==> inputs of job 8150 <==
Design main, start of the top module:
module main(clk, rst, mem_rdata, mem_addr, mem_wdata, mem_we);
Settings: LEC_CHECK=0, ABC_AREA=1, CAP_MARGIN=20, CORE_MARGIN=8, CORE_UTILIZATION=40, CTS_CLUSTER_DIAMETER=335, GPL_ROUTABILITY_DRIVEN=0, SETUP_SLACK_MARGIN=1.48, SLEW_MARGIN=20; clock period 5.5 ns.
run.sh (not shown) runs the stock make flow with config.mk's settings and CLKGATE_MAP_FILE=.
==> job 4362: changes against job 8150 <==
==> flow/config.mk (replaced) <==
export PLATFORM = sky130hd
export DESIGN_NAME = main
export DESIGN_NICKNAME = main
export VERILOG_FILES = /design/flow/design.v
export SDC_FILE = /design/flow/constraint.sdc
export NUM_CORES = 4
export LEC_CHECK = 0
export ABC_AREA = 0
export CAP_MARGIN = 20
export CORE_ASPECT_RATIO = 1.97
export CORE_MARGIN = 2
export CORE_UTILIZATION = 46
export CTS_CLUSTER_DIAMETER = 316
export CTS_CLUSTER_SIZE = 98
export PLACE_DENSITY = 0.38
export SLEW_MARGIN = 20
export TNS_END_PERCENT = 10
==> job 131: changes against job 8150 <==
==> flow/config.mk (replaced) <==
export PLATFORM = sky130hd
export DESIGN_NAME = main
export DESIGN_NICKNAME = main
export VERILOG_FILES = /design/flow/design.v
export SDC_FILE = /design/flow/constraint.sdc
export NUM_CORES = 4
export LEC_CHECK = 0
export ABC_AREA = 1
export CAP_MARGIN = 20
export CORE_MARGIN = 2
export CORE_UTILIZATION = 72
export CTS_CLUSTER_SIZE = 100
export SLEW_MARGIN = 20
==> flow/constraint.sdc (replaced) <==
create_clock -name core_clock -period 4.93 [get_ports {clk}]
set_input_delay 0.9860 -clock core_clock [delete_from_list [all_inputs] [get_ports {clk}]]
set_output_delay 0.9860 -clock core_clock [all_outputs]
set_load 0.01 [all_outputs]
==> qor summary <==
| item | job 8150 | job 131 | job 4362 |
|---|---|---|---|
| Run status | no timing/DRC/antenna violations | complete, but fails checks | no timing/DRC/antenna violations |
| Reasons for failing layout checks | - | setup timing | - |
| Horizontal die dimension | 168.3 µm | 117.5 µm | 105.8 µm |
| Post-route worst hold slack | 423.8 ps | 433.7 ps | 467.9 ps |
| Total Negative Setup Slacks | 0 ps | -254.5 ps | 0 ps |
| Count of warning messages emitted by the tools | 48 | 49 | 57 |
| Wire length of the first global-routing pass | 53,920 µm | 50,670 µm | 59,240 µm |
| First-iteration detailed-routing DRC count | 1,147 | 1,927 | 738 |
| Buffering stage count on the worst path with inverters included | 5 | 3 | 5 |
| NetSw | 1.205 mW | 1.320 mW | 1.012 mW |
| Avg Cell Area, Syn | 6.232 µm² | 6.232 µm² | 7.883 µm² |
| Met2 WL | 16,050 µm | 15,170 µm | 20,710 µm |
| Internal power | 2.267 mW | 2.299 mW | 2.156 mW |
| Pwr Density | 297.1 nW/µm² | 331.0 nW/µm² | 274.6 nW/µm² |
| Non-clk invs | 234 | 234 | 29 |
| Total number of vias | 10.56k | 11.40k | 9,951 |
| Clock-cell share of area | 0.05309 | 0.05035 | 0.05195 |
| Floorplan net count | 1,536 | 1,536 | 1,248 |
| Simple logic cell fraction of the synthesized area | 0.3557 | 0.3557 | 0.2393 |
| Post-route clock period utilization | 0.8901 | 1.024 | 0.9872 |
| M3 GR Usage | 0.04373 | 0.1027 | 0.05727 |
| Transition time of the tightest slew-check pin | 1012 ps | 1076 ps | 1088 ps |

========
==> 11-13 <==
Starting RTL as in the previous note.
==> flow/config.mk <==
export PLATFORM = sky130hd
export DESIGN_NAME = main
export DESIGN_NICKNAME = main
export VERILOG_FILES = /design/flow/design.v
export SDC_FILE = /design/flow/constraint.sdc
export NUM_CORES = 4
export LEC_CHECK = 0
export CAP_MARGIN = 10
export CORE_ASPECT_RATIO = 0.85
export CORE_MARGIN = 2
export CORE_UTILIZATION = 72
export CTS_CLUSTER_DIAMETER = 88
export HOLD_SLACK_MARGIN = -0.04
export PLACE_DENSITY = 0.64
export SLEW_MARGIN = 20
==> flow/constraint.sdc <==
create_clock -name core_clock -period 5.29 [get_ports {clk}]
set_input_delay 1.0580 -clock core_clock [delete_from_list [all_inputs] [get_ports {clk}]]
set_output_delay 1.0580 -clock core_clock [all_outputs]
set_load 0.01 [all_outputs]
==> 09-27: changes against 11-13 <==
==> flow/config.mk (replaced) <==
export PLATFORM = sky130hd
export DESIGN_NAME = main
export DESIGN_NICKNAME = main
export VERILOG_FILES = /design/flow/design.v
export SDC_FILE = /design/flow/constraint.sdc
export NUM_CORES = 4
export LEC_CHECK = 0
export ABC_AREA = 1
export CAP_MARGIN = 20
export CORE_MARGIN = 2
export CORE_UTILIZATION = 72
export PLACE_DENSITY = 0.38
export SETUP_SLACK_MARGIN = 0.43
export SLEW_MARGIN = 20
==> flow/constraint.sdc (replaced) <==
create_clock -name core_clock -period 4.96 [get_ports {clk}]
set_input_delay 0.9920 -clock core_clock [delete_from_list [all_inputs] [get_ports {clk}]]
set_output_delay 0.9920 -clock core_clock [all_outputs]
set_load 0.01 [all_outputs]
==> summary of the runs <==
11-13 reached the layout checks and failed them: setup timing. 09-27 died in global routing (GRT-0232).
Against 11-13, the area after synthesis of 09-27 is lower by 1.3%.
In 11-13 the synthesized cell count is lower than in 09-27, by about 20%.
In 11-13 the die area is higher than in 09-27, by 1.3%.
==> figures <==
| item | 09-27 | 11-13 |
|---|---|---|
| FP Util | 73.5% | 73.7% |
| Worst setup slack before clock tree synthesis | 0.0316 ns | -0.0790 ns |
| Resized cells post-CTS | 109 | 36 |
| Number of placement rows | 41 | 38 |
| Core area | 0.0126 mm^2 | 0.0127 mm^2 |
| Die height | 117 um | 109 um |
| Synthesized cell area | 0.00927 mm^2 | 0.00940 mm^2 |
| Post-Syn Instances | 1488 | 1192 |
| Share of the synthesized netlist area taken by xor and xnor gates | 0.567% | 0.559% |
| Count of unique library cells instantiated by Yosys | 53 | 94 |
| Post-DP HPWL | 22.8 mm | 23.7 mm |
| Placement Cell Area | 0.00998 mm^2 | 0.0103 mm^2 |
| Synth Area in Simple Gates | 35.6% | 23.9% |
| Total die size | 0.0138 mm^2 | 0.0140 mm^2 |
| Cells after DPL | 1694 | 1393 |
| Post-synth area from yosys stat | 0.00927 mm^2 | 0.00940 mm^2 |
| Total setup buffers inserted after CTS | 29 | 4 |
| Result of the run | aborted with a tool error | failed layout checks |
| Last stage reached | global routing | - |
| Layout check failures | - | setup timing |
| Share of cell area taken by muxes after synthesis | 0% | 7.14% |
| Syn Area/Cell | 6.23 um^2 | 7.88 um^2 |
| Post-synth seq share | 29.6% | 29.2% |
Power is estimated from default activity; no workload was simulated.
